File: flow/design.v
module CORDIC_Stage (
	input clk,
	input rst,
	input sign_in,
	input USE_SIN_in,
	input [7:0] ite,
	input [32:0] arctan_in_1,
	input [32:0] arctan_in_2,
	input [32:0] target_in,
	input [32:0] curr_angle_in,
	input [32:0] x_in,
	input [32:0] y_in,
	output sign_out,
	output USE_SIN_out,
	output [32:0] curr_angle_out,
	output [32:0] x_out,
	output [32:0] y_out,
	output [32:0] target_out
	);
	reg sign;
	reg [32:0] x[0:1];
	reg [32:0] y[0:1];
	reg [32:0] y_tmp[0:3];
	reg [32:0] x_tmp[0:3];
	reg [3:0] count[0:1];
	reg [32:0] current_angle[0:1];
	reg [32:0] atan[0:1];
	reg [32:0] target_q;
	reg USE_SIN_q;
	reg sign_q;
	reg [32:0] x_q;
	reg [32:0] y_q;
	reg [32:0] current_angle_q;
	always @(posedge clk) begin
			sign = sign_in;
			target_q <= target_in;
			USE_SIN_q <= USE_SIN_in;
			count[0] = ite[7:4];
			y_tmp[0] = sign ? y_in : ~y_in+1;
			y_tmp[1] = {y_tmp[0][32], y_tmp[0][31:0]>>count[0]};
			x_tmp[0] = sign ? x_in : ~x_in+1;
			x_tmp[1] = {x_tmp[0][32], x_tmp[0][31:0]>>count[0]};
			x[0] = x_in + y_tmp[1];
			y[0] = x_tmp[1] + y_in;
			atan[0] = sign ? arctan_in_1 : ~arctan_in_1+1;
			current_angle[0] = curr_angle_in + atan[0];
			if (current_angle[0] > target_in) begin
				sign = 1'b0;
			end
			else begin
				sign = 1'b1;
			end
			count[1] = ite[3:0];
			y_tmp[2] = sign ? y[0] : ~y[0]+1;
			y_tmp[3] = {y_tmp[2][32], y_tmp[2][31:0]>>count[1]};
			x_tmp[2] = sign ? x[0] : ~x[0]+1;
			x_tmp[3] = {x_tmp[2][32], x_tmp[2][31:0]>>count[1]};
			x[1] = x[0] + y_tmp[3];
			y[1] = x_tmp[3] + y[0];
			atan[1] = sign ? arctan_in_2 : ~arctan_in_2+1;
			current_angle[1] = current_angle[0] + atan[1];
			if (current_angle[1] > target_in) begin
				sign = 1'b0;
			end
			else begin
				sign = 1'b1;
			end
			sign_q <= sign;
			x_q <= x[1];
			y_q <= y[1];
			current_angle_q <= current_angle[1];
	end
	assign sign_out = sign_q;
	assign curr_angle_out = current_angle_q;
	assign x_out = x_q;
	assign y_out = y_q;
	assign USE_SIN_out = USE_SIN_q;
	assign target_out = target_q;
endmodule
module CORDIC_Top (
    input clk,
    input [31:0] target,
	 output [31:0] cos_x
);
	wire sign_intermediate[0:6];
	wire USE_SIN_intermediate[0:6];
	wire [32:0] angle_intermediate[0:6];
	wire [32:0] x_intermediate[0:6];
	wire [32:0] y_intermediate[0:6];
	wire [32:0] target_intermediate[0:6];
	wire [32:0] arctan[0:13];
	wire [7:0] ite[0:6];
	wire [32:0] x_init = 33'b01;
	wire [32:0] y_init = 33'b001;
	assign arctan[0]  = 33'b000011111010110110111011000000000;
	assign arctan[1]  = 33'b000001111111010101101110101010000;
	assign arctan[2]  = 33'b000000111111111010101011011110000;
	assign arctan[3]  = 33'b000000011111111111010101010111000;
	assign arctan[4]  = 33'b000000001111111111111010101010110;
	assign arctan[5]  = 33'b000000000111111111111111010101011;
	assign arctan[6]  = 33'b000000000011111111111111111010110;
	assign arctan[7]  = 33'b000000000001111111111111111111011;
	assign arctan[8]  = 33'b000000000000111111111111111111111;
	assign arctan[9]  = 33'b000000000000100000000000000000000;
	assign arctan[10] = 33'b000000000000010000000000000000000;
	assign arctan[11] = 33'b000000000000001000000000000000000;
	assign arctan[12] = 33'b000000000000000100000000000000000;
	assign arctan[13] = 33'b000000000000000010000000000000000;
	assign ite[0]  = 8'b00100011;
	assign ite[1]  = 8'b01000101;
	assign ite[2]  = 8'b01100111;
	assign ite[3]  = 8'b10001001;
	assign ite[4]  = 8'b10101011;
	assign ite[5]  = 8'b11001101;
	assign ite[6]  = 8'b11101111;
	reg init_sign;
	reg USE_SIN;
	wire [32:0] init_angle = 33'b000111011010110001100111000000000;
	reg [32:0] ext_target;
	reg [32:0] fin_target;
	always @* begin
		ext_target = { 1'b0 , target};
		USE_SIN = 0;
		if (ext_target > init_angle) begin
			if (ext_target > 33'b00111) begin
				fin_target = 33'b011001001000011111101101010100010 + (~ext_target + 1);
				init_sign = 1;
				USE_SIN = 1;
			end else begin
				init_sign = 1;
				fin_target = ext_target;
			end
		end
		else begin
			init_sign = 0;
			fin_target = ext_target;
		end
	end
	CORDIC_Stage stage1(
		 .clk(clk),
		 .sign_in(init_sign),
		 .USE_SIN_in(USE_SIN),
		 .ite(ite[0]),
		 .target_in(fin_target),
		 .arctan_in_1(arctan[0]),
		 .arctan_in_2(arctan[1]),
		 .curr_angle_in(init_angle),
		 .x_in(x_init),
		 .y_in(y_init),
		 .sign_out(sign_intermediate[0]),
		 .curr_angle_out(angle_intermediate[0]),
		 .x_out(x_intermediate[0]),
		 .y_out(y_intermediate[0]),
		 .target_out(target_intermediate[0]),
		 .USE_SIN_out(USE_SIN_intermediate[0])
	);
	CORDIC_Stage stage2(
		 .clk(clk),
		 .sign_in(sign_intermediate[0]),
		 .USE_SIN_in(USE_SIN_intermediate[0]),
		 .ite(ite[1]),
		 .target_in(target_intermediate[0]),
		 .arctan_in_1(arctan[2]),
		 .arctan_in_2(arctan[3]),
		 .curr_angle_in(angle_intermediate[0]),
		 .x_in(x_intermediate[0]),
		 .y_in(y_intermediate[0]),
		 .sign_out(sign_intermediate[1]),
		 .curr_angle_out(angle_intermediate[1]),
		 .x_out(x_intermediate[1]),
		 .y_out(y_intermediate[1]),
		 .target_out(target_intermediate[1]),
		 .USE_SIN_out(USE_SIN_intermediate[1])
	);
	CORDIC_Stage stage3(
		 .clk(clk),
		 .sign_in(sign_intermediate[1]),
		 .USE_SIN_in(USE_SIN_intermediate[1]),
		 .ite(ite[2]),
		 .target_in(target_intermediate[1]),
		 .arctan_in_1(arctan[4]),
		 .arctan_in_2(arctan[5]),
		 .curr_angle_in(angle_intermediate[1]),
		 .x_in(x_intermediate[1]),
		 .y_in(y_intermediate[1]),
		 .sign_out(sign_intermediate[2]),
		 .curr_angle_out(angle_intermediate[2]),
		 .x_out(x_intermediate[2]),
		 .y_out(y_intermediate[2]),
		 .target_out(target_intermediate[2]),
		 .USE_SIN_out(USE_SIN_intermediate[2])
	);
	CORDIC_Stage stage4(
		 .clk(clk),
		 .sign_in(sign_intermediate[2]),
		 .USE_SIN_in(USE_SIN_intermediate[2]),
		 .ite(ite[3]),
		 .target_in(target_intermediate[2]),
		 .arctan_in_1(arctan[6]),
		 .arctan_in_2(arctan[7]),
		 .curr_angle_in(angle_intermediate[2]),
		 .x_in(x_intermediate[2]),
		 .y_in(y_intermediate[2]),
		 .sign_out(sign_intermediate[3]),
		 .curr_angle_out(angle_intermediate[3]),
		 .x_out(x_intermediate[3]),
		 .y_out(y_intermediate[3]),
		 .target_out(target_intermediate[3]),
		 .USE_SIN_out(USE_SIN_intermediate[3])
	);
	CORDIC_Stage stage5(
		 .clk(clk),
		 .sign_in(sign_intermediate[3]),
		 .USE_SIN_in(USE_SIN_intermediate[3]),
		 .ite(ite[4]),
		 .target_in(target_intermediate[3]),
		 .arctan_in_1(arctan[8]),
		 .arctan_in_2(arctan[9]),
		 .curr_angle_in(angle_intermediate[3]),
		 .x_in(x_intermediate[3]),
		 .y_in(y_intermediate[3]),
		 .sign_out(sign_intermediate[4]),
		 .curr_angle_out(angle_intermediate[4]),
		 .x_out(x_intermediate[4]),
		 .y_out(y_intermediate[4]),
		 .target_out(target_intermediate[4]),
		 .USE_SIN_out(USE_SIN_intermediate[4])
	);
	CORDIC_Stage stage6(
		 .clk(clk),
		 .sign_in(sign_intermediate[4]),
		 .USE_SIN_in(USE_SIN_intermediate[4]),
		 .ite(ite[5]),
		 .target_in(target_intermediate[4]),
		 .arctan_in_1(arctan[10]),
		 .arctan_in_2(arctan[11]),
		 .curr_angle_in(angle_intermediate[4]),
		 .x_in(x_intermediate[4]),
		 .y_in(y_intermediate[4]),
		 .sign_out(sign_intermediate[5]),
		 .curr_angle_out(angle_intermediate[5]),
		 .x_out(x_intermediate[5]),
		 .y_out(y_intermediate[5]),
		 .target_out(target_intermediate[5]),
		 .USE_SIN_out(USE_SIN_intermediate[5])
	);
	CORDIC_Stage stage7(
		 .clk(clk),
		 .sign_in(sign_intermediate[5]),
		 .USE_SIN_in(USE_SIN_intermediate[5]),
		 .ite(ite[6]),
		 .target_in(target_intermediate[5]),
		 .arctan_in_1(arctan[12]),
		 .arctan_in_2(arctan[13]),
		 .curr_angle_in(angle_intermediate[5]),
		 .x_in(x_intermediate[5]),
		 .y_in(y_intermediate[5]),
		 .sign_out(sign_intermediate[6]),
		 .curr_angle_out(angle_intermediate[6]),
		 .x_out(x_intermediate[6]),
		 .y_out(y_intermediate[6]),
		 .target_out(target_intermediate[6]),
		 .USE_SIN_out(USE_SIN_intermediate[6])
	);
	wire [31:0] K = 32'b01101101111011001010110110001011;
	wire [31:0] done;
	assign done = USE_SIN_intermediate[6] ? y_intermediate[6][31:0] : x_intermediate[6][31:0];
	assign cos_x = done*K;
endmodule
File: flow/config.mk
export PLATFORM = sky130hd
export DESIGN_NAME = CORDIC_Top
export DESIGN_NICKNAME = CORDIC_Top
export VERILOG_FILES = /design/flow/design.v
export SDC_FILE = /design/flow/constraint.sdc
export NUM_CORES = 4
export LEC_CHECK = 0
export CAP_MARGIN = 20
export CORE_MARGIN = 2
export CORE_UTILIZATION = 64
export SLEW_MARGIN = 20
File: flow/constraint.sdc
create_clock -name core_clock -period 8.65 [get_ports {clk}]
set_input_delay 1.7300 -clock core_clock [delete_from_list [all_inputs] [get_ports {clk}]]
set_output_delay 1.7300 -clock core_clock [all_outputs]
set_load 0.01 [all_outputs]
File: flow/run.sh
#!/bin/bash
# the make line also repeats each setting of config.mk as NAME=value (left out here)
make -C /OpenROAD-flow-scripts/flow DESIGN_CONFIG=/design/flow/config.mk WORK_HOME=/design/flow/orfs CLKGATE_MAP_FILE= finish
==> results of run 1 <==
metrics by stage:
step	setup TNS, ns	setup slack (ns)	cell area, sq um	hold slack (ns)	std cells
2_1_floorplan	-0.0559	-0.0430	60900	0.323	7232
3_3_place_gp	-2.34	-0.829	66300	0.336	8940
3_5_place_dp	-4.68	-0.873	66300	0.336	8940
4_1_cts	-0.759	-0.415	69000	0.319	9066
5_1_grt	-1.91	-0.531	70400	0.344	9090
6_report	-0.606	-0.343	70400	0.324	9090
repair_timing:
action                                  4_1_cts  5_1_grt
hold buffers                                  0        0
endpoints found under the hold margin         0        0
endpoints found under the setup margin       31       81
pin swaps                                    91      137
resized                                     166      290
setup buffers                                19       25
area by class of cell:
type	count	area [sq um]
multi-input combinational	5757	47500
fill	7233	24200
sequential	572	11500
timing repair buffer	574	4590
inverter	811	3060
clock buffer	74	1640
tap	1265	1580
clock inverter	37	492
routing by layer:
layer	up-vias	global-route usage [%]	share of wire (%)
li1	26570	-	-
met1	24902	41.9	45
met2	1171	55.4	47
met3	265	3.50	4.7
met4	0	9.54	3.2
met5	-	0	0
==> results.yml, run 1 <==
# generated from flow reports
timing:
  clock_skew_ns: 0.0560
  tightest_slew_ns: 1.10
  hold_viol: 0
  period_used_pct: 104
  rsz0062_at_grt: "yes"
  max_slew_margin_pct: 26.0
  fin_crit_ns: 8.99
  fmax_ghz: 0.111
  slew_viol_final: 0
  setup_ws_ns: -0.343
  finalSetupViolCount: 4
synth:
  synthesis.area_sq_um: 60800
  yosysUniqueCellTypes: 101
  top_area_cell: "ha_1"
  yosys_warnings: 9
  yosys-stat-cells: 7232
  ys_sh_xor_pct: 12.4
  yosys.stat.seqShare_pct: 18.8
  edf_count: 0
  ys_sh_simple_pct: 16.0
  synthTopLogicFamily: "adder cells"
  synthCells: 7232
  top_cells_by_count: "1046 x ha_1, 808 x inv_1, 589 x xnor2_1, 572 x dfxtp_1, 516 x a21oi_1"
  numSynthFlops: 572
  ys_sh_aoi_pct: 18.4
  synth_nets: 8525
  top_area_share_pct: 21.5
  ys_async_sr_fraction_pct: 0
  post-synth-top-count-cell: "ha_1"
  syn_area_per_cell_sq_um: 8.41
  ys_area_sq_um: 60800
  ys_sh_adder_pct: 28.6
  flop_cell: "dfxtp_1"
  ys_sh_mux_pct: 0.0679
  topCellsByArea: "ha_1 22%, dfxtp_1 19%, xnor2_1 8.5%"
global_route:
  grt_overflow: 0
  antenna_found_initial: 1
  grt_pass1_wl_mm: 257
  grt_pass1_vias: 51525
  grt.total_usage_pct: 32.0
  grt_max_degree: 40
run_status:
  outcome: "finished with violations"
  so.violations: "setup timing"
floorplanning:
  core_area_sq_um: 94600
  fp_util_pct: 64.3
  ios: 65
  die-area_sq_um: 97500
  die_w_microns: 312
  num_rows: 113
  die_h_microns: 312
worst_setup_path:
  start_kind: "flop"
  worstReg2RegStart: "stage1.sign_q"
  max_stage_delay_ns: 0.60
  endpoint_kind: "output port"
  path_depth: 28
  path_buffers: 8
  crit_arrival_ns: 7.26
  cp-startpoint: "stage7.y_q[4]"
  r2r_cells: 44
  reg2reg_to: "stage2.sign_q"
  cp_slowest_cell: "fa_1"
  path_max_fanout: 3
  rrSetupSlack_ns: 0.34
  crit_type: "reg2out"
  crit_end: "cos_x[31]"
  cp.required_ns: 6.92
  path_delay_family: "adder cells"
finish:
  area_growth_pct: 15.8
  final_nets: 9070
  fin_util_pct: 74.4
worst_hold_path:
  hold_end: "stage4.target_q[30]"
  hp-class: "reg2reg"
  hold_depth: 0
  worst_hold_startpoint: "stage3.target_q[30]"
detailed_routing:
  drt_pass1_iterations: 6
  drc: 0
  drt-vias-per-instance: 5.82
  drt-initial-drc-count: 3111
  finalWirelength_mm: 160
  avgRoutedWirePerCell_microns: 17.6
  antenna_cells: 0
  ant_nets: 0
  vias: 52908
placed_design:
  port_buffers: 64
  dp_hpwl_mm: 133
  gp_congestion: 0.940
clocking:
  cts_tree: "built"
  clock_sinks: 572
  clockBufferDepth: 3
  numCtsBuffers: 61
  clk_pin_slew_worst_paths_ns: 0.06
  clk_latency_ns: 0.72
  cts_root_buf: "clkbuf_16"
  ctsHtreeMaxLevel: 2
job:
  warning_count: 60
  drv_cap: 0
==> inputs of run 2 (changes only) <==
- CELL_PAD_IN_SITES_DETAIL_PLACEMENT: default -> 1
- CELL_PAD_IN_SITES_GLOBAL_PLACEMENT: default -> 1
- CORE_UTILIZATION: 64 -> 40
- HOLD_SLACK_MARGIN: default -> -0.1
- SLEW_MARGIN: 20 -> 40
- TNS_END_PERCENT: default -> 35
- clock period: 8.65 -> 17.3 ns (I/O delays scaled with it)
==> results.yml, run 2 <==
# generated from flow reports
synth:
  post-synth-top-count-cell: "ha_1"
  ys_sh_adder_pct: 28.6
  flop_cell: "dfxtp_1"
  yosysUniqueCellTypes: 101
  ys_async_sr_fraction_pct: 0
  yosys.stat.seqShare_pct: 18.8
  top_cells_by_count: "1046 x ha_1, 808 x inv_1, 589 x xnor2_1, 572 x dfxtp_1, 516 x a21oi_1"
  topCellsByArea: "ha_1 22%, dfxtp_1 19%, xnor2_1 8.5%"
  synthTopLogicFamily: "adder cells"
  ys_sh_xor_pct: 12.4
  syn_area_per_cell_sq_um: 8.41
  top_area_cell: "ha_1"
  ys_area_sq_um: 60800
  top_area_share_pct: 21.5
  ys_sh_simple_pct: 16.0
  yosys_warnings: 9
  yosys-stat-cells: 7232
  synth_nets: 8525
  ys_sh_aoi_pct: 18.4
  numSynthFlops: 572
  edf_count: 0
  ys_sh_mux_pct: 0.0679
  synthesis.area_sq_um: 60800
  synthCells: 7232
worst_setup_path:
  endpoint_kind: "output port"
  cp.required_ns: 13.84
  path_depth: 26
  worstReg2RegStart: "stage3.sign_q"
  crit_end: "cos_x[31]"
  start_kind: "flop"
  cp-startpoint: "stage7.y_q[2]"
  reg2reg_to: "stage4.sign_q"
  path_max_fanout: 8
  crit_type: "reg2out"
  cp_slowest_cell: "dfxtp_1"
  rrSetupSlack_ns: 5.98
  max_stage_delay_ns: 0.61
  path_buffers: 5
  crit_top_cell: "ha_1"
  path_delay_family: "adder cells"
  r2r_cells: 48
  crit_arrival_ns: 8.32
timing:
  tns_ns: 0
  hold_viol: 0
  finalSetupViolCount: 0
  tightest_slew_ns: 0.861
  slew_viol_final: 0
  clock_skew_ns: 0.0599
  fin_crit_ns: 11.78
  fmax_ghz: 0.0849
  rsz0062_at_grt: "no"
  hold_ws_ns: 0.347
  period_used_pct: 68.1
  max_slew_margin_pct: 42.2
clocking:
  clock_sinks: 572
  ctsResizeCount: 0
  cts_setup_buffers: 0
  cts_tree: "built"
  cts_hold_buffers: 0
  ctsHtreeMaxLevel: 3
  cts_root_buf: "clkbuf_16"
  clk_latency_ns: 0.70
  numCtsBuffers: 75
  clockBufferDepth: 3
  clk_pin_slew_worst_paths_ns: 0.06
global_route:
  grt_pass1_wl_mm: 300
  antenna_found_initial: 3
  grt_overflow: 0
  grt_max_degree: 47
  grt.total_usage_pct: 23.9
  grt_pass1_vias: 53629
placed_design:
  port_buffers: 64
  gp_congestion: 0.883
  dp_hpwl_mm: 160
detailed_routing:
  ant_nets: 0
  drt-vias-per-instance: 5.40
  avgRoutedWirePerCell_microns: 19.8
  drt_pass1_iterations: 5
  finalWirelength_mm: 187
  drt-initial-drc-count: 2088
  drc: 0
  vias: 50773
floorplanning:
  die_h_microns: 394
  die-area_sq_um: 155000
  num_rows: 143
  die_w_microns: 394
  core_area_sq_um: 151000
  ios: 65
  fp_util_pct: 40.2
worst_hold_path:
  worst_hold_startpoint: "stage5.target_q[10]"
  hp-class: "reg2reg"
  hold_end: "stage6.target_q[10]"
  hold_depth: 0
job:
  warning_count: 55
  drv_cap: 0
finish:
  final_nets: 8601
  area_growth_pct: 9.60
  combGateArea_sq_um: 46000
  fillCellCount: 17974
  regArea_sq_um: 11500
run_status:
  outcome: "finished clean"
-- run 2: stage by stage --
step           cell area [sq um]  worst slack, ns  cells  utilization, %
5_1_grt                    66600             4.91   9400            44.0
2_1_floorplan              60800             7.19   7232               -
6_report                   66600             5.52   9401            44.0
3_3_place_gp               63800             5.91   9260            42.2
3_5_place_dp               63900             5.79   9261            42.2
4_1_cts                    66600             5.37   9400            44.0
-- run 2: cell type report --
class	instances	area share, %
multi-input combinational	5757	69.0
sequential	572	17.2
inverter	811	4.57
tap	2030	3.81
clock buffer	96	3.09
timing repair buffer	91	1.26
clock inverter	43	1.03
antenna	1	0.00376
-- run 2: metal layers --
metal,global-route usage [%],part of all wire [%],vias to the layer above
li1,-,-,25537
met1,32.7,49,24551
met2,40.3,46,524
met3,1.84,2.1,161
met4,6.14,2.3,0
met5,0,0,-
==> inputs of run 3 (changes only) <==
- CELL_PAD_IN_SITES_DETAIL_PLACEMENT: 1 -> default
- CELL_PAD_IN_SITES_GLOBAL_PLACEMENT: 1 -> default
- CORE_UTILIZATION: 40 -> 11
- HOLD_SLACK_MARGIN: -0.1 -> default
- SLEW_MARGIN: 40 -> 20
- TNS_END_PERCENT: 35 -> default
- clock period: 17.3 -> 15.5 ns (I/O delays scaled with it)
==> results.yml, run 3 <==
# generated from flow reports
clocking:
  numCtsBuffers: 58
  cts_hold_buffers: 0
  ctsHtreeMaxLevel: 2
  clk_pin_slew_worst_paths_ns: 0.06
  clk_latency_ns: 0.70
  cts_tree: "built"
  cts_setup_buffers: 0
  clockBufferDepth: 3
  ctsResizeCount: 0
  clock_sinks: 572
  cts_root_buf: "clkbuf_16"
worst_setup_path:
  cp.required_ns: 12.40
  cp-startpoint: "stage7.y_q[3]"
  path_buffers: 7
  start_kind: "flop"
  rrSetupSlack_ns: 4.56
  path_depth: 28
  max_stage_delay_ns: 0.63
  crit_top_cell: "inv_1"
  crit_end: "cos_x[31]"
  path_delay_family: "adder cells"
  crit_arrival_ns: 8.10
  path_max_fanout: 10
  endpoint_kind: "output port"
  r2r_cells: 42
  worstReg2RegStart: "stage2.sign_q"
  reg2reg_to: "stage3.sign_q"
  crit_type: "reg2out"
  cp_slowest_cell: "dfxtp_1"
worst_hold_path:
  hold_depth: 0
  hold_end: "stage6.target_q[6]"
  worst_hold_startpoint: "stage5.target_q[6]"
  hp-class: "reg2reg"
placed_design:
  gp_congestion: 0.870
  dp_hpwl_mm: 130
  port_buffers: 64
job:
  drv_cap: 0
  warning_count: 55
synth:
  synthCells: 7232
  top_area_share_pct: 21.5
  ys_sh_adder_pct: 28.6
  yosysUniqueCellTypes: 101
  edf_count: 0
  yosys_warnings: 9
  top_cells_by_count: "1046 x ha_1, 808 x inv_1, 589 x xnor2_1, 572 x dfxtp_1, 516 x a21oi_1"
  synthesis.area_sq_um: 60800
  yosys.stat.seqShare_pct: 18.8
  synthTopLogicFamily: "adder cells"
  ys_area_sq_um: 60800
  topCellsByArea: "ha_1 22%, dfxtp_1 19%, xnor2_1 8.5%"
  yosys-stat-cells: 7232
  post-synth-top-count-cell: "ha_1"
  numSynthFlops: 572
  top_area_cell: "ha_1"
  ys_sh_aoi_pct: 18.4
  ys_sh_xor_pct: 12.4
  flop_cell: "dfxtp_1"
  synth_nets: 8525
  ys_sh_mux_pct: 0.0679
  ys_sh_simple_pct: 16.0
  ys_async_sr_fraction_pct: 0
  syn_area_per_cell_sq_um: 8.41
floorplanning:
  core_area_sq_um: 552000
  ios: 65
  die_h_microns: 747
  num_rows: 273
  fp_util_pct: 11.0
  die_w_microns: 747
  die-area_sq_um: 559000
finish:
  area_growth_pct: 19.0
  final_nets: 8573
  fillCellCount: 62761
detailed_routing:
  drt-initial-drc-count: 2884
  drt_pass1_iterations: 6
  drc: 0
  avgRoutedWirePerCell_microns: 10.5
  ant_nets: 0
  finalWirelength_mm: 153
  vias: 49331
  drt-vias-per-instance: 3.38
  antenna_cells: 0
global_route:
  grt_max_degree: 50
  antenna_found_initial: 3
  grt_overflow: 0
  grt_pass1_wl_mm: 249
  grt_pass1_vias: 47774
  grt.total_usage_pct: 5.28
timing:
  clock_skew_ns: 0.0898
  rsz0062_at_grt: "no"
  tightest_slew_ns: 1.07
  period_used_pct: 72.3
  finalSetupViolCount: 0
  slew_viol_final: 0
  fin_crit_ns: 11.20
  hold_ws_ns: 0.336
  hold_viol: 0
  fmax_ghz: 0.0893
  max_slew_margin_pct: 28.8
  tns_ns: 0
run_status:
  outcome: "finished clean"
## run 3: cell type report
cell class / count / area (sq um) / share of cell area, %
inverter: 811 / 3040 / 4.21
tap: 7287 / 9120 / 12.6
timing repair buffer: 80 / 761 / 1.05
multi-input combinational: 5757 / 45900 / 63.5
clock buffer: 71 / 1580 / 2.18
clock inverter: 31 / 450 / 0.623
sequential: 572 / 11500 / 15.8
## run 3: stage by stage
| step | worst slack [ns] | cell area (sq um) | cells | utilization, % |
|---|---|---|---|---|
| 2_1_floorplan | 5.39 | 60800 | 7232 | - |
| 3_5_place_dp | 4.70 | 70300 | 14507 | 12.7 |
| 4_1_cts | 4.22 | 72300 | 14609 | 13.1 |
| 6_report | 4.30 | 72300 | 14609 | 13.1 |
| 5_1_grt | 3.63 | 72300 | 14609 | 13.1 |
| 3_3_place_gp | 4.84 | 70300 | 14507 | 12.7 |
## run 3: layer usage
metal  global-route usage (%)  part of all wire (%)
met2                     8.25                    42
met4                    0.976                   1.7
met5                        0                0.0085
met3                    0.590                   3.9
met1                     7.78                    53
==> inputs of run 4 (changes only) <==
- CAP_MARGIN: 20 -> 15
- CORE_UTILIZATION: 11 -> 72
- PLACE_DENSITY: default -> 0.67
- SETUP_SLACK_MARGIN: default -> -0.61
- clock period: 15.5 -> 7.88 ns (I/O delays scaled with it)
==> results.yml, run 4 <==
# generated from flow reports
timing:
  rsz0062_at_grt: "yes"
  tns_ns: -81.15
  finalSetupViolCount: 129
  max_slew_margin_pct: 24.8
  hold_viol: 0
  clock_skew_ns: 0.0633
  fmax_ghz: 0.103
  slew_viol_final: 0
  fin_crit_ns: 9.73
  setup_ws_ns: -1.85
  period_used_pct: 123
  tightest_slew_ns: 1.13
placed_design:
  placed_area_sq_um: 69600
  port_buffers: 64
  dp_hpwl_mm: 145
  gp_congestion: 1.01
floorplanning:
  ios: 65
  die_h_microns: 295
  die_w_microns: 295
  die-area_sq_um: 86800
  num_rows: 106
  fp_util_pct: 72.6
  core_area_sq_um: 83700
finish:
  fillCellCount: 3921
  post-route-cell-area_sq_um: 74500
  final_nets: 9593
  area_growth_pct: 22.6
clocking:
  cts_hold_buffers: 0
  cts_root_buf: "clkbuf_16"
  ctsHtreeMaxLevel: 3
  cts_tree: "built"
  clock_sinks: 572
  clk_latency_ns: 0.70
  numCtsBuffers: 66
  clk_pin_slew_worst_paths_ns: 0.07
  clockBufferDepth: 3
synth:
  yosys-stat-cells: 7232
  flop_cell: "dfxtp_1"
  synth_nets: 8525
  ys_sh_simple_pct: 16.0
  yosys.stat.seqShare_pct: 18.8
  synthCells: 7232
  top_area_share_pct: 21.5
  top_area_cell: "ha_1"
  ys_sh_aoi_pct: 18.4
  edf_count: 0
  yosys_warnings: 9
  ys_sh_xor_pct: 12.4
  synthesis.area_sq_um: 60800
  ys_sh_adder_pct: 28.6
  post-synth-top-count-cell: "ha_1"
  top_cells_by_count: "1046 x ha_1, 808 x inv_1, 589 x xnor2_1, 572 x dfxtp_1, 516 x a21oi_1"
  ys_sh_mux_pct: 0.0679
  topCellsByArea: "ha_1 22%, dfxtp_1 19%, xnor2_1 8.5%"
  yosysUniqueCellTypes: 101
  syn_area_per_cell_sq_um: 8.41
  numSynthFlops: 572
  ys_async_sr_fraction_pct: 0
  synthTopLogicFamily: "adder cells"
  ys_area_sq_um: 60800
worst_setup_path:
  reg2reg_to: "stage5.sign_q"
  crit_type: "reg2reg"
  worstReg2RegStart: "stage4.sign_q"
  rrSetupSlack_ns: -1.85
  crit_end: "stage5.sign_q"
  cp.required_ns: 8.43
  path_max_fanout: 5
  path_buffers: 4
  r2r_cells: 45
  start_kind: "flop"
  path_delay_family: "AND-OR/OR-AND gates"
  cp-startpoint: "stage4.sign_q"
  endpoint_kind: "flop"
  cp_slowest_cell: "a21oi_1"
  max_stage_delay_ns: 0.88
  crit_arrival_ns: 10.27
  path_depth: 45
  crit_top_cell: "ha_1"
run_status:
  so.violations: "setup timing"
  outcome: "finished with violations"
detailed_routing:
  vias: 63804
  drc: 0
  drt_pass1_iterations: 17
  drt-vias-per-instance: 6.71
  avgRoutedWirePerCell_microns: 23.9
  drt-initial-drc-count: 8414
  ant_nets: 0
  finalWirelength_mm: 227
job:
  warning_count: 62
  drv_cap: 0
worst_hold_path:
  hp-class: "reg2reg"
  hold_end: "stage3.target_q[30]"
  worst_hold_startpoint: "stage2.target_q[30]"
  hold_depth: 0
global_route:
  grt_max_degree: 31
  grt_pass1_wl_mm: 314
  antenna_found_initial: 30
  grt_pass1_vias: 61609
  grt.total_usage_pct: 45.1
  grt_overflow: 0
==> run 4: timing repair <==
item / 4_1_cts / 5_1_grt
gates resized: 176 / 332
setup endpoints to repair: 34 / 98
setup buffers: 33 / 63
pin swaps: 75 / 183
==> run 4: area by class of cell <==
type                    instances  area (sq um)  share of cell area, %
multi-input cells            5757         47700                   64.0
clock inverters                36           587                  0.787
diodes                         18          45.0                 0.0604
inverters                     811          3070                   4.12
flip-flops and latches        572         11500                   15.4
repair buffers               1092          8440                   11.3
well taps                    1134          1420                   1.90
clock buffers                  83          1810                   2.42
==> run 4: layer usage <==
| metal | up-vias | GRT usage [%] | wire (microns) |
|---|---|---|---|
| met1 | 29323 | 49.2 | 77500 |
| met3 | 2053 | 11.2 | 27000 |
| met4 | 30 | 33.0 | 22600 |
| met2 | 4812 | 76.2 | 99400 |
| li1 | 27586 | - | - |
| met5 | - | 0.227 | 503 |
==> run 4: metrics by stage <==
step / hold WS (ns) / std cells / setup WS, ns / utilization [%]
3_5_place_dp: 0.336 / 9282 / -1.07 / 83.2
2_1_floorplan: 0.323 / 7232 / -0.813 / -
6_report: 0.342 / 9503 / -1.85 / 89.1
5_1_grt: 0.343 / 9490 / -2.02 / 89.0
3_3_place_gp: 0.329 / 9282 / -0.876 / 83.2
4_1_cts: 0.343 / 9432 / -0.820 / 87.0
==> inputs of run 5 (changes only) <==
- CAP_MARGIN: 15 -> 20
- CTS_CLUSTER_DIAMETER: default -> 362
- CTS_CLUSTER_SIZE: default -> 10
- PLACE_DENSITY: 0.67 -> default
- SETUP_SLACK_MARGIN: -0.61 -> 2.64
- clock period: 7.88 -> 9.18 ns (I/O delays scaled with it)
==> results.yml, run 5 <==
# generated from flow reports
worst_setup_path:
  rrSetupSlack_ns: 0.44
  worstReg2RegStart: "stage3.sign_q"
  cp_slowest_cell: "fa_1"
  r2r_cells: 48
  crit_type: "reg2out"
  path_buffers: 7
  reg2reg_to: "stage4.sign_q"
  cp.required_ns: 7.34
  cp-startpoint: "stage7.y_q[7]"
  crit_end: "cos_x[31]"
  start_kind: "flop"
  path_depth: 28
  path_max_fanout: 5
  endpoint_kind: "output port"
  crit_arrival_ns: 7.15
  max_stage_delay_ns: 0.60
  path_delay_family: "adder cells"
synth:
  yosys.stat.seqShare_pct: 18.8
  ys_area_sq_um: 60800
  numSynthFlops: 572
  top_area_share_pct: 21.5
  ys_async_sr_fraction_pct: 0
  synthesis.area_sq_um: 60800
  synthTopLogicFamily: "adder cells"
  top_cells_by_count: "1046 x ha_1, 808 x inv_1, 589 x xnor2_1, 572 x dfxtp_1, 516 x a21oi_1"
  synthCells: 7232
  ys_sh_aoi_pct: 18.4
  post-synth-top-count-cell: "ha_1"
  ys_sh_simple_pct: 16.0
  topCellsByArea: "ha_1 22%, dfxtp_1 19%, xnor2_1 8.5%"
  ys_sh_mux_pct: 0.0679
  top_area_cell: "ha_1"
  yosysUniqueCellTypes: 101
  synth_nets: 8525
  ys_sh_xor_pct: 12.4
  syn_area_per_cell_sq_um: 8.41
  ys_sh_adder_pct: 28.6
  yosys_warnings: 9
  yosys-stat-cells: 7232
  edf_count: 0
  flop_cell: "dfxtp_1"
clocking:
  cts_hold_buffers: 0
  cts_tree: "built"
  ctsHtreeMaxLevel: 3
  clockBufferDepth: 3
  clock_sinks: 572
  clk_pin_slew_worst_paths_ns: 0.07
  clk_latency_ns: 0.67
  cts_root_buf: "clkbuf_16"
  numCtsBuffers: 67
worst_hold_path:
  hold_end: "stage6.target_q[31]"
  hp-class: "reg2reg"
  hold_depth: 0
  worst_hold_startpoint: "stage5.target_q[31]"
job:
  drv_cap: 0
  warning_count: 60
timing:
  fin_crit_ns: 8.98
  fmax_ghz: 0.111
  tightest_slew_ns: 1.03
  rsz0062_at_grt: "yes"
  period_used_pct: 97.8
  clock_skew_ns: 0.0443
  tns_ns: 0
  hold_viol: 0
  max_slew_margin_pct: 30.8
  slew_viol_final: 0
  finalSetupViolCount: 0
run_status:
  outcome: "finished clean"
detailed_routing:
  drc: 0
  drt_pass1_iterations: 8
  drt-vias-per-instance: 6.53
  drt-initial-drc-count: 5122
  m1WireLength_mm: 71.7
  ant_nets: 0
  wl_met2_mm: 92.9
  avgRoutedWirePerCell_microns: 22.0
  top_layer: "met4"
  vias: 58016
  finalWirelength_mm: 196
  dr_wl_met3_mm: 16.0
global_route:
  grt_pass1_vias: 55156
  grt_max_degree: 40
  grt.total_usage_pct: 39.8
  antenna_found_initial: 1
  grt_pass1_wl_mm: 280
  grt_overflow: 0
placed_design:
  gp_congestion: 1.00
  dp.cells: 8426
  dp_hpwl_mm: 134
  port_buffers: 64
  placed_area_sq_um: 64400
finish:
  fillCellCount: 4414
  final_nets: 9032
  final_cells: 8888
  area_growth_pct: 19.4
  post-route-cell-area_sq_um: 72600
floorplanning:
  fp_util_pct: 72.6
  core_area_sq_um: 83700
  die-area_sq_um: 86800
  die_w_microns: 295
  die_h_microns: 295
  ios: 65
  num_rows: 106
==> run 5: layout make-up <==
type                       count  area, sq um  share of cell area (%)
timing repair inverter         4         37.5                  0.0517
clock buffer                  75         1710                    2.35
inverter                     811         3150                    4.34
multi-input combinational   5758        50100                    69.1
sequential                   572        11500                    15.9
antenna                        1         2.50                 0.00345
timing repair buffer         525         4410                    6.08
tap                         1134         1420                    1.95
clock inverter                 8          189                   0.260
==> run 5: repair_timing <==
action | CTS | global route
setup buffers | 207 | 160
gates resized | 360 | 429
setup endpoints to repair | 253 | 269
pin swaps | 197 | 338
endpoints found under the hold margin | 0 | 0
gates cloned | 8 | 3
==> run 5: through the flow <==
step                setup WS (ns)  util (%)  hold slack (ns)
CTS                         0.290      82.9            0.345
finish                      0.198      86.7            0.337
floorplan                    1.12         -            0.323
global placement           0.0350      76.9            0.327
detailed placement        -0.0828      76.9            0.334
global route            -0.000345      86.7            0.350
==> run 5: routing by layer <==
layer	vias to the layer above	track usage (%)
li1	26424	-
met3	1045	5.90
met1	27373	46.2
met2	3174	70.3
met5	-	0
met4	0	22.0
==> inputs of run 6 (changes only) <==
- CTS_CLUSTER_DIAMETER: 362 -> default
- CTS_CLUSTER_SIZE: 10 -> 74
- PLACE_DENSITY_LB_ADDON: default -> 0.01
- SETUP_SLACK_MARGIN: 2.64 -> -0.55
- clock period: 9.18 -> 7.66 ns (I/O delays scaled with it)
==> results.yml, run 6 <==
# flow metrics
clocking:
  clock_sinks: 572
  numCtsBuffers: 67
  cts_hold_buffers: 0
  cts_root_buf: "clkbuf_16"
  clockBufferDepth: 3
  ctsHtreeMaxLevel: 3
synth:
  synthesis.area_sq_um: 60800
  ys_sh_aoi_pct: 18.4
  ys_sh_simple_pct: 16.0
  yosysUniqueCellTypes: 101
  synth_nets: 8525
  yosys-stat-cells: 7232
  ys_area_sq_um: 60800
  flop_cell: "dfxtp_1"
  synthTopLogicFamily: "adder cells"
  numSynthFlops: 572
  ys_sh_adder_pct: 28.6
  topCellsByArea: "ha_1 22%, dfxtp_1 19%, xnor2_1 8.5%"
  ys_sh_xor_pct: 12.4
  top_area_cell: "ha_1"
  synthCells: 7232
  syn_area_per_cell_sq_um: 8.41
  yosys.stat.seqShare_pct: 18.8
  ys_async_sr_fraction_pct: 0
  post-synth-top-count-cell: "ha_1"
  edf_count: 0
  top_area_share_pct: 21.5
  yosys_warnings: 9
  ys_sh_mux_pct: 0.0679
  top_cells_by_count: "1046 x ha_1, 808 x inv_1, 589 x xnor2_1, 572 x dfxtp_1, 516 x a21oi_1"
floorplanning:
  num_rows: 106
  fp_util_pct: 72.6
  core_area_sq_um: 83700
  die-area_sq_um: 86800
  die_h_microns: 295
  ios: 65
  die_w_microns: 295
placed_design:
  placed_area_sq_um: 71600
  dp_hpwl_mm: 153
  port_buffers: 64
  gp_congestion: 0.982
global_route:
  grt_overflow: 68
  grt.total_usage_pct: 60.1
run_status:
  firstError: "[ERROR GRT-0116] Global routing finished with congestion. Check the congestion regions in the DRC Viewer."
  outcome: "stopped before the end"
  lastStage: "5_1_grt"
run 6: metal layers:
metal,track usage (%),GRT overflow
met1,61.5,2
met2,84.1,28
met3,37.4,5
met4,52.7,33
met5,11.6,0
run 6: stage by stage:
step | cells | setup slack, ns | utilization (%) | TNS [ns]
after floorplan | 7232 | -0.591 | - | -4.66
after global placement | 9530 | -1.33 | 85.6 | -20.91
after detailed placement | 9530 | -1.56 | 85.6 | -40.27
after CTS | 9722 | -1.01 | 90.6 | -30.66
run 6: repair_timing:
| item | in CTS |
|---|---|
| buffers inserted | 94 |
| endpoints found under the setup margin | 63 |
| endpoints found under the hold margin | 0 |
| pin swaps | 202 |
| gates cloned | 1 |
| resized | 349 |
==> inputs of run 7 (changes only) <==
- CELL_PAD_IN_SITES_GLOBAL_PLACEMENT: default -> 0
- CTS_CLUSTER_SIZE: 74 -> 52
- GPL_ROUTABILITY_DRIVEN: default -> 1
- MAX_ROUTING_LAYER: default -> met4
- PLACE_DENSITY_LB_ADDON: 0.01 -> 0.18
- SETUP_SLACK_MARGIN: -0.55 -> -0.62
- TNS_END_PERCENT: default -> 40
- clock period: 7.66 -> 8.03 ns (I/O delays scaled with it)
==> results.yml, run 7 <==
# generated from flow reports
run_status:
  outcome: "finished with violations"
  so.violations: "setup timing"
worst_setup_path:
  path_max_fanout: 6
  path_delay_family: "AND-OR/OR-AND gates"
  cp.required_ns: 8.59
  crit_end: "stage4.sign_q"
  reg2reg_to: "stage4.sign_q"
  cp_slowest_cell: "nor4b_4"
  start_kind: "flop"
  r2r_cells: 46
  crit_arrival_ns: 10.88
  max_stage_delay_ns: 0.59
  worstReg2RegStart: "stage3.sign_q"
  cp-startpoint: "stage3.sign_q"
  rrSetupSlack_ns: -2.29
  path_buffers: 4
  crit_type: "reg2reg"
  endpoint_kind: "flop"
  path_depth: 46
synth:
  yosys-stat-cells: 7232
  ys_sh_mux_pct: 0.0679
  synthCells: 7232
  yosys_warnings: 9
  top_cells_by_count: "1046 x ha_1, 808 x inv_1, 589 x xnor2_1, 572 x dfxtp_1, 516 x a21oi_1"
  numSynthFlops: 572
  synth_nets: 8525
  yosysUniqueCellTypes: 101
  post-synth-top-count-cell: "ha_1"
  flop_cell: "dfxtp_1"
  synthesis.area_sq_um: 60800
  edf_count: 0
  ys_async_sr_fraction_pct: 0
  topCellsByArea: "ha_1 22%, dfxtp_1 19%, xnor2_1 8.5%"
  ys_sh_simple_pct: 16.0
  ys_sh_aoi_pct: 18.4
  synthTopLogicFamily: "adder cells"
  ys_sh_xor_pct: 12.4
  top_area_cell: "ha_1"
  syn_area_per_cell_sq_um: 8.41
  yosys.stat.seqShare_pct: 18.8
  top_area_share_pct: 21.5
  ys_sh_adder_pct: 28.6
  ys_area_sq_um: 60800
floorplanning:
  die_h_microns: 295
  num_rows: 106
  die-area_sq_um: 86800
  core_area_sq_um: 83700
  die_w_microns: 295
  fp_util_pct: 72.6
  ios: 65
detailed_routing:
  drt-vias-per-instance: 6.33
  drc: 0
  ant_nets: 0
  vias: 59414
  finalWirelength_mm: 195
  avgRoutedWirePerCell_microns: 20.8
  drt_pass1_iterations: 6
  drt-initial-drc-count: 4638
job:
  drv_cap: 0
  warning_count: 58
finish:
  final_nets: 9499
  area_growth_pct: 21.0
  fillCellCount: 4300
  post-route-cell-area_sq_um: 73600
  final_cells: 9392
worst_hold_path:
  hold_depth: 0
  hp-class: "reg2reg"
  worst_hold_startpoint: "stage5.target_q[23]"
  hold_end: "stage6.target_q[23]"
clocking:
  clk_pin_slew_worst_paths_ns: 0.06
  clock_sinks: 572
  cts_root_buf: "clkbuf_16"
  cts_hold_buffers: 0
  cts_tree: "built"
  ctsHtreeMaxLevel: 2
  clk_latency_ns: 0.67
  numCtsBuffers: 61
  clockBufferDepth: 3
timing:
  clock_skew_ns: 0.0179
  slew_viol_final: 0
  finalSetupViolCount: 100
  setup_ws_ns: -2.29
  hold_viol: 0
  tightest_slew_ns: 0.990
  period_used_pct: 129
  fmax_ghz: 0.0969
  rsz0062_at_grt: "yes"
  max_slew_margin_pct: 33.2
  fin_crit_ns: 10.32
  tns_ns: -45.61
global_route:
  grt_pass1_vias: 58681
  antenna_found_initial: 8
  grt_max_degree: 38
  grt_overflow: 0
  grt_pass1_wl_mm: 287
  grt.total_usage_pct: 42.0
placed_design:
  gp_congestion: 1.00
  port_buffers: 64
  placed_area_sq_um: 69100
  dp_hpwl_mm: 140
  dp.cells: 9216
  place_ws_ns: -1.60
run 7: timing repair:
action / in CTS / in global routing
cloned: 0 / 2
resized: 211 / 243
pin swaps: 124 / 159
buffers inserted: 35 / 49
endpoints found under the setup margin: 30 / 81
run 7: cell type report:
cell class | count | area [sq um] | area share, %
Clock buffer | 78 | 1710 | 2.33
Multi-Input combinational cell | 5757 | 47700 | 64.8
Sequential cell | 572 | 11500 | 15.6
Antenna cell | 5 | 12.5 | 0.0170
Inverter | 811 | 3060 | 4.16
Timing Repair Buffer | 1003 | 7780 | 10.6
Clock inverter | 32 | 402 | 0.546
Tap cell | 1134 | 1420 | 1.93
run 7: per-stage QoR:
stage | util, % | hold slack (ns)
2_1_floorplan | - | 0.323
3_3_place_gp | 82.6 | 0.333
3_5_place_dp | 82.6 | 0.336
4_1_cts | 86.4 | 0.346
5_1_grt | 87.9 | 0.345
6_report | 87.9 | 0.348
run 7: layer usage:
| layer | up-vias | track usage (%) | part of all wire (%) |
|---|---|---|---|
| li1 | 27388 | - | - |
| met1 | 27917 | 41.7 | 35 |
| met2 | 2903 | 74.5 | 49 |
| met3 | 1206 | 6.49 | 6.8 |
| met4 | 0 | 30.8 | 9.4 |
| met5 | - | - | 0 |
==> inputs of run 8 (changes only) <==
- CELL_PAD_IN_SITES_GLOBAL_PLACEMENT: 0 -> default
- CTS_CLUSTER_SIZE: 52 -> default
- GPL_ROUTABILITY_DRIVEN: 1 -> default
- MAX_ROUTING_LAYER: met4 -> default
- PLACE_DENSITY_LB_ADDON: 0.18 -> 0.0
- SETUP_SLACK_MARGIN: -0.62 -> -0.56
- TNS_END_PERCENT: 40 -> default
- clock period: 8.03 -> 7.69 ns (I/O delays scaled with it)
==> results.yml, run 8 <==
# flow metrics
synth:
  synth_nets: 8525
  ys_sh_aoi_pct: 18.4
  top_cells_by_count: "1046 x ha_1, 808 x inv_1, 589 x xnor2_1, 572 x dfxtp_1, 516 x a21oi_1"
  flop_cell: "dfxtp_1"
  ys_area_sq_um: 60800
  ys_sh_simple_pct: 16.0
  ys_sh_adder_pct: 28.6
  ys_sh_xor_pct: 12.4
  edf_count: 0
  yosys-stat-cells: 7232
  yosys_warnings: 9
  top_area_cell: "ha_1"
  synthTopLogicFamily: "adder cells"
  synthCells: 7232
  top_area_share_pct: 21.5
  numSynthFlops: 572
  yosysUniqueCellTypes: 101
  topCellsByArea: "ha_1 22%, dfxtp_1 19%, xnor2_1 8.5%"
  yosys.stat.seqShare_pct: 18.8
  ys_async_sr_fraction_pct: 0
  ys_sh_mux_pct: 0.0679
  post-synth-top-count-cell: "ha_1"
  syn_area_per_cell_sq_um: 8.41
  synthesis.area_sq_um: 60800
run_status:
  lastStage: "5_1_grt"
  firstError: "[ERROR GRT-0232] Routing congestion too high. Check the congestion heatmap in the GUI."
  outcome: "stopped before the end"
placed_design:
  dp.cells: 9434
  port_buffers: 64
  gp_congestion: 1.00
  dp_hpwl_mm: 150
floorplanning:
  die_w_microns: 295
  die_h_microns: 295
  fp_util_pct: 72.6
  die-area_sq_um: 86800
  num_rows: 106
  ios: 65
  core_area_sq_um: 83700
clocking:
  clock_sinks: 572
  clockBufferDepth: 3
  ctsHtreeMaxLevel: 3
  cts_root_buf: "clkbuf_16"
  numCtsBuffers: 66
global_route:
  grt.total_usage_pct: 77.6
  grt_overflow: 312
## run 8: through the flow
stage	area, sq um	setup WS, ns
4_1_cts	74600	-0.929
2_1_floorplan	61000	-0.630
3_5_place_dp	70900	-1.66
3_3_place_gp	70900	-1.41
## run 8: timing repair
item / in CTS
gates cloned: 1
hold buffers: 0
setup buffers: 58
resized: 293
pin swaps: 168
endpoints found under the setup margin: 62
endpoints found under the hold margin: 0
## run 8: layer usage
layer  track usage (%)  overflow
met1              76.6        38
met3              65.7        49
met2              93.9       136
met5              45.6         5
met4              71.4        84
==> inputs of run 9 (changes only) <==
- CTS_CLUSTER_SIZE: default -> 77
- SETUP_SLACK_MARGIN: -0.56 -> 2.73
- clock period: 7.69 -> 9.45 ns (I/O delays scaled with it)
==> results.yml, run 9 <==
# generated from flow reports
floorplanning:
  die_w_microns: 295
  die_h_microns: 295
  core_area_sq_um: 83700
  die-area_sq_um: 86800
  num_rows: 106
  ios: 65
  fp_util_pct: 72.6
worst_setup_path:
  r2r_cells: 36
  crit_type: "reg2reg"
  path_depth: 36
  rrSetupSlack_ns: -0.16
  cp_slowest_cell: "nor4_2"
  path_delay_family: "simple AND/OR/NAND/NOR gates"
  cp.required_ns: 9.96
  reg2reg_to: "stage7.y_q[28]"
  path_max_fanout: 8
  worstReg2RegStart: "stage6.y_q[6]"
  crit_arrival_ns: 10.12
  max_stage_delay_ns: 0.94
  path_buffers: 3
  endpoint_kind: "flop"
  crit_end: "stage7.y_q[28]"
  start_kind: "flop"
  cp-startpoint: "stage6.y_q[6]"
run_status:
  outcome: "finished with violations"
  so.violations: "setup timing"
synth:
  synthesis.area_sq_um: 60800
  flop_cell: "dfxtp_1"
  synthCells: 7232
  synth_nets: 8525
  synthTopLogicFamily: "adder cells"
  post-synth-top-count-cell: "ha_1"
  ys_area_sq_um: 60800
  ys_sh_xor_pct: 12.4
  yosys.stat.seqShare_pct: 18.8
  top_area_share_pct: 21.5
  edf_count: 0
  topCellsByArea: "ha_1 22%, dfxtp_1 19%, xnor2_1 8.5%"
  numSynthFlops: 572
  ys_sh_mux_pct: 0.0679
  syn_area_per_cell_sq_um: 8.41
  ys_sh_simple_pct: 16.0
  yosysUniqueCellTypes: 101
  ys_async_sr_fraction_pct: 0
  top_area_cell: "ha_1"
  ys_sh_aoi_pct: 18.4
  ys_sh_adder_pct: 28.6
  top_cells_by_count: "1046 x ha_1, 808 x inv_1, 589 x xnor2_1, 572 x dfxtp_1, 516 x a21oi_1"
  yosys-stat-cells: 7232
  yosys_warnings: 9
detailed_routing:
  drt-initial-drc-count: 5535
  wl_met2_mm: 91.7
  ant_nets: 0
  m1WireLength_mm: 68.3
  drt-vias-per-instance: 6.49
  top_layer: "met5"
  drt_pass1_iterations: 17
  dr_wl_met3_mm: 16.0
  vias: 57521
  finalWirelength_mm: 195
  avgRoutedWirePerCell_microns: 22.0
  drc: 0
worst_hold_path:
  worst_hold_startpoint: "stage3.target_q[31]"
  hp-class: "reg2reg"
  hold_depth: 0
  hold_end: "stage4.target_q[31]"
finish:
  final_nets: 8975
  fillCellCount: 4471
  fin_util_pct: 86.0
  area_growth_pct: 18.5
  post-route-cell-area_sq_um: 72000
timing:
  fmax_ghz: 0.104
  fin_crit_ns: 9.61
  hold_viol: 0
  rsz0062_at_grt: "yes"
  max_slew_margin_pct: 12.9
  clock_skew_ns: 0.0284
  tightest_slew_ns: 1.30
  period_used_pct: 102
  slew_viol_final: 0
  setup_ws_ns: -0.163
  finalSetupViolCount: 4
placed_design:
  dp_hpwl_mm: 132
  placed_area_sq_um: 64300
  gp_congestion: 0.969
  place_ws_ns: -0.159
  port_buffers: 64
clocking:
  clock_sinks: 572
  numCtsBuffers: 61
  clk_latency_ns: 0.68
  ctsHtreeMaxLevel: 2
  cts_root_buf: "clkbuf_16"
  clk_pin_slew_worst_paths_ns: 0.07
  cts_tree: "built"
  clockBufferDepth: 3
  cts_hold_buffers: 0
job:
  warning_count: 58
  drv_cap: 0
global_route:
  grt_pass1_wl_mm: 277
  antenna_found_initial: 6
  grt_max_degree: 38
  grt_pass1_vias: 54950
  grt.total_usage_pct: 39.4
  grt_overflow: 0
[run 9: layer usage]
metal  vias up  GRT usage [%]
met5         -              0
met4        10           29.1
met3      1257           6.36
met2      2919           70.0
met1     26958           42.2
li1      26377              -
[run 9: stage by stage]
step / hold slack [ns] / TNS (ns) / instances
6_report: 0.345 / -0.330 / 8866
5_1_grt: 0.354 / -6.49 / 8864
4_1_cts: 0.346 / 0 / 8718
3_5_place_dp: 0.333 / -0.159 / 8389
3_3_place_gp: 0.331 / -0.0650 / 8389
2_1_floorplan: 0.323 / 0 / 7232
[run 9: final cells by class]
| cell class | instances | area (sq um) | area share, % |
|---|---|---|---|
| clock inverters | 30 | 273 | 0.379 |
| multi-input cells | 5758 | 49800 | 69.1 |
| inverters | 811 | 3130 | 4.35 |
| well taps | 1134 | 1420 | 1.97 |
| repair buffers | 474 | 4080 | 5.66 |
| clock buffers | 81 | 1730 | 2.41 |
| diodes | 2 | 5.00 | 0.00695 |
| flip-flops and latches | 572 | 11500 | 16.0 |
| repair inverters | 4 | 35.0 | 0.0487 |
[run 9: timing repair]
item                       CTS  global route
pin swaps                  190           295
setup endpoints to repair  226           260
gates resized              324           366
hold endpoints to repair     0             0
setup buffers              212           142
cloned                       6             4
==> inputs of run 10 (changes only) <==
- CTS_CLUSTER_SIZE: 77 -> 76
- PLACE_DENSITY_LB_ADDON: 0.0 -> 0.01
- SETUP_SLACK_MARGIN: 2.73 -> -0.55
- clock period: 9.45 -> 7.67 ns (I/O delays scaled with it)
==> results.yml, run 10 <==
# flow metrics
run_status:
  outcome: "stopped before the end"
  lastStage: "5_1_grt"
  firstError: "[ERROR GRT-0232] Routing congestion too high. Check the congestion heatmap in the GUI."
synth:
  synthesis.area_sq_um: 60800
  numSynthFlops: 572
  ys_sh_simple_pct: 16.0
  ys_sh_aoi_pct: 18.4
  ys_sh_adder_pct: 28.6
  yosys_warnings: 9
  edf_count: 0
  syn_area_per_cell_sq_um: 8.41
  yosys.stat.seqShare_pct: 18.8
  synthCells: 7232
  ys_async_sr_fraction_pct: 0
  top_area_share_pct: 21.5
  top_area_cell: "ha_1"
  ys_sh_mux_pct: 0.0679
  top_cells_by_count: "1046 x ha_1, 808 x inv_1, 589 x xnor2_1, 572 x dfxtp_1, 516 x a21oi_1"
  ys_sh_xor_pct: 12.4
  yosys-stat-cells: 7232
  post-synth-top-count-cell: "ha_1"
  synth_nets: 8525
  flop_cell: "dfxtp_1"
  topCellsByArea: "ha_1 22%, dfxtp_1 19%, xnor2_1 8.5%"
  yosysUniqueCellTypes: 101
  synthTopLogicFamily: "adder cells"
  ys_area_sq_um: 60800
floorplanning:
  num_rows: 106
  die_h_microns: 295
  die-area_sq_um: 86800
  fp_util_pct: 72.6
  ios: 65
  core_area_sq_um: 83700
  die_w_microns: 295
clocking:
  cts_root_buf: "clkbuf_16"
  clock_sinks: 572
  numCtsBuffers: 60
  ctsHtreeMaxLevel: 2
  clockBufferDepth: 3
global_route:
  grt_overflow: 2481
  grt.total_usage_pct: 92.5
placed_design:
  port_buffers: 64
  dp_hpwl_mm: 156
  place_ws_ns: -1.70
  gp_congestion: 1.01
  dp.cells: 9575
[run 10: metrics by stage]
step	setup TNS [ns]	cell area, sq um
after CTS	-31.97	75000
after detailed placement	-43.79	71900
after floorplan	-5.60	61000
after global placement	-19.77	71900
[run 10: routing by layer]
layer	overflow	GRT usage [%]
met1	124	87.6
met3	171	83.2
met4	706	97.0
met5	16	71.5
met2	1464	106
[run 10: timing repair]
action | in CTS
buffers inserted | 36
hold buffers | 0
pin swaps | 130
endpoints found under the setup margin | 68
gates resized | 274
==> inputs of run 11 (changes only) <==
- CAP_MARGIN: 20 -> 10
- CELL_PAD_IN_SITES_DETAIL_PLACEMENT: default -> 2
- CELL_PAD_IN_SITES_GLOBAL_PLACEMENT: default -> 2
- CORE_ASPECT_RATIO: default -> 0.99
- CORE_UTILIZATION: 72 -> 37
- CTS_CLUSTER_DIAMETER: default -> 385
- CTS_CLUSTER_SIZE: 76 -> default
- GPL_ROUTABILITY_DRIVEN: default -> 0
- GPL_TIMING_DRIVEN: default -> 0
- HOLD_SLACK_MARGIN: default -> 0.28
- MIN_ROUTING_LAYER: default -> met1
- PLACE_DENSITY_LB_ADDON: 0.01 -> 0.14
- SETUP_SLACK_MARGIN: -0.55 -> default
- SLEW_MARGIN: 20 -> 40
- TNS_END_PERCENT: default -> 65
- clock period: 7.67 -> 10.0 ns (I/O delays scaled with it)
==> results.yml, run 11 <==
# generated from flow reports
worst_setup_path:
  cp.required_ns: 10.63
  rrSetupSlack_ns: 0.30
  path_buffers: 6
  crit_end: "stage4.sign_q"
  r2r_cells: 43
  max_stage_delay_ns: 0.42
  cp_slowest_cell: "dfxtp_4"
  start_kind: "flop"
  worstReg2RegStart: "stage3.sign_q"
  path_depth: 43
  reg2reg_to: "stage4.sign_q"
  crit_arrival_ns: 10.33
  path_max_fanout: 30
  endpoint_kind: "flop"
  path_delay_family: "AND-OR/OR-AND gates"
  crit_type: "reg2reg"
  cp-startpoint: "stage3.sign_q"
worst_hold_path:
  hold_end: "stage6.target_q[23]"
  hp-class: "reg2reg"
  hold_depth: 0
  worst_hold_startpoint: "stage5.target_q[23]"
floorplanning:
  die_w_microns: 411
  die-area_sq_um: 168000
  die_h_microns: 407
  ios: 65
  core_area_sq_um: 164000
  fp_util_pct: 37.1
  num_rows: 148
clocking:
  cts_hold_buffers: 0
  numCtsBuffers: 74
  clock_sinks: 572
  clockBufferDepth: 3
  ctsHtreeMaxLevel: 3
  clk_pin_slew_worst_paths_ns: 0.06
  clk_latency_ns: 0.71
  cts_tree: "built"
  cts_root_buf: "clkbuf_16"
synth:
  synthCells: 7232
  ys_sh_mux_pct: 0.0679
  edf_count: 0
  yosys-stat-cells: 7232
  yosys_warnings: 9
  yosys.stat.seqShare_pct: 18.8
  ys_sh_aoi_pct: 18.4
  synth_nets: 8525
  flop_cell: "dfxtp_1"
  ys_sh_xor_pct: 12.4
  top_cells_by_count: "1046 x ha_1, 808 x inv_1, 589 x xnor2_1, 572 x dfxtp_1, 516 x a21oi_1"
  ys_async_sr_fraction_pct: 0
  top_area_share_pct: 21.5
  synthesis.area_sq_um: 60800
  ys_sh_adder_pct: 28.6
  post-synth-top-count-cell: "ha_1"
  ys_area_sq_um: 60800
  topCellsByArea: "ha_1 22%, dfxtp_1 19%, xnor2_1 8.5%"
  synthTopLogicFamily: "adder cells"
  ys_sh_simple_pct: 16.0
  numSynthFlops: 572
  yosysUniqueCellTypes: 101
  top_area_cell: "ha_1"
  syn_area_per_cell_sq_um: 8.41
finish:
  final_nets: 8723
  area_growth_pct: 12.8
  fin_util_pct: 41.9
  final_cells: 9666
  fillCellCount: 18247
timing:
  finalSetupViolCount: 0
  rsz0062_at_grt: "yes"
  slew_viol_final: 0
  hold_viol: 0
  fmax_ghz: 0.103
  period_used_pct: 97.0
  tightest_slew_ns: 0.891
  clock_skew_ns: 0.0608
  fin_crit_ns: 9.70
  max_slew_margin_pct: 39.1
job:
  drv_cap: 0
  warning_count: 57
run_status:
  outcome: "finished clean"
placed_design:
  port_buffers: 50
  dp_hpwl_mm: 171
  dp.cells: 9461
detailed_routing:
  vias: 52731
  finalWirelength_mm: 206
  ant_nets: 0
  drc: 0
  drt-initial-drc-count: 1795
  drt-vias-per-instance: 5.46
  drt_pass1_iterations: 5
  avgRoutedWirePerCell_microns: 21.4
global_route:
  antenna_found_initial: 3
  grt.total_usage_pct: 24.2
  grt_pass1_vias: 58457
  grt_pass1_wl_mm: 329
  grt_max_degree: 30
  grt_overflow: 0
run 11: metrics by stage:
stage          instance area [sq um]  hold slack (ns)  setup slack, ns  TNS (ns)
6_report                       68600            0.350            0.304         0
3_3_place_gp                   64000            0.339            -5.60   -410.09
3_5_place_dp                   64200            0.343            -3.58   -137.80
4_1_cts                        67600            0.352           -0.272    -0.391
5_1_grt                        68600            0.361           -0.337    -0.697
2_1_floorplan                  60800            0.323            0.183         0
run 11: per-layer routing:
metal | share of wire [%] | vias to the layer above | track usage (%)
met1 | 46 | 26259 | 30.9
met5 | 0.0097 | - | 0
met3 | 1.9 | 249 | 2.15
li1 | - | 25780 | -
met2 | 50 | 441 | 43.8
met4 | 2.5 | 2 | 5.55
run 11: cell type report:
| class | count | area, sq um | share of cell area, % |
|---|---|---|---|
| multi-input cells | 5758 | 46900 | 68.4 |
| repair buffers | 125 | 1150 | 1.68 |
| flip-flops and latches | 572 | 11500 | 16.8 |
| plain buffers | 88 | 465 | 0.679 |
| well taps | 2175 | 2720 | 3.97 |
| clock buffers | 93 | 2070 | 3.02 |
| clock inverters | 43 | 669 | 0.976 |
| inverters | 811 | 3080 | 4.48 |
| diodes | 1 | 2.50 | 0.00365 |
run 11: timing repair:
action                                 in CTS  in global routing
setup buffers                              27                 43
gates cloned                                2                  0
endpoints found under the hold margin       0                  0
pin swaps                                  13                 57
gates resized                             121                151
setup endpoints to repair                 175                 63
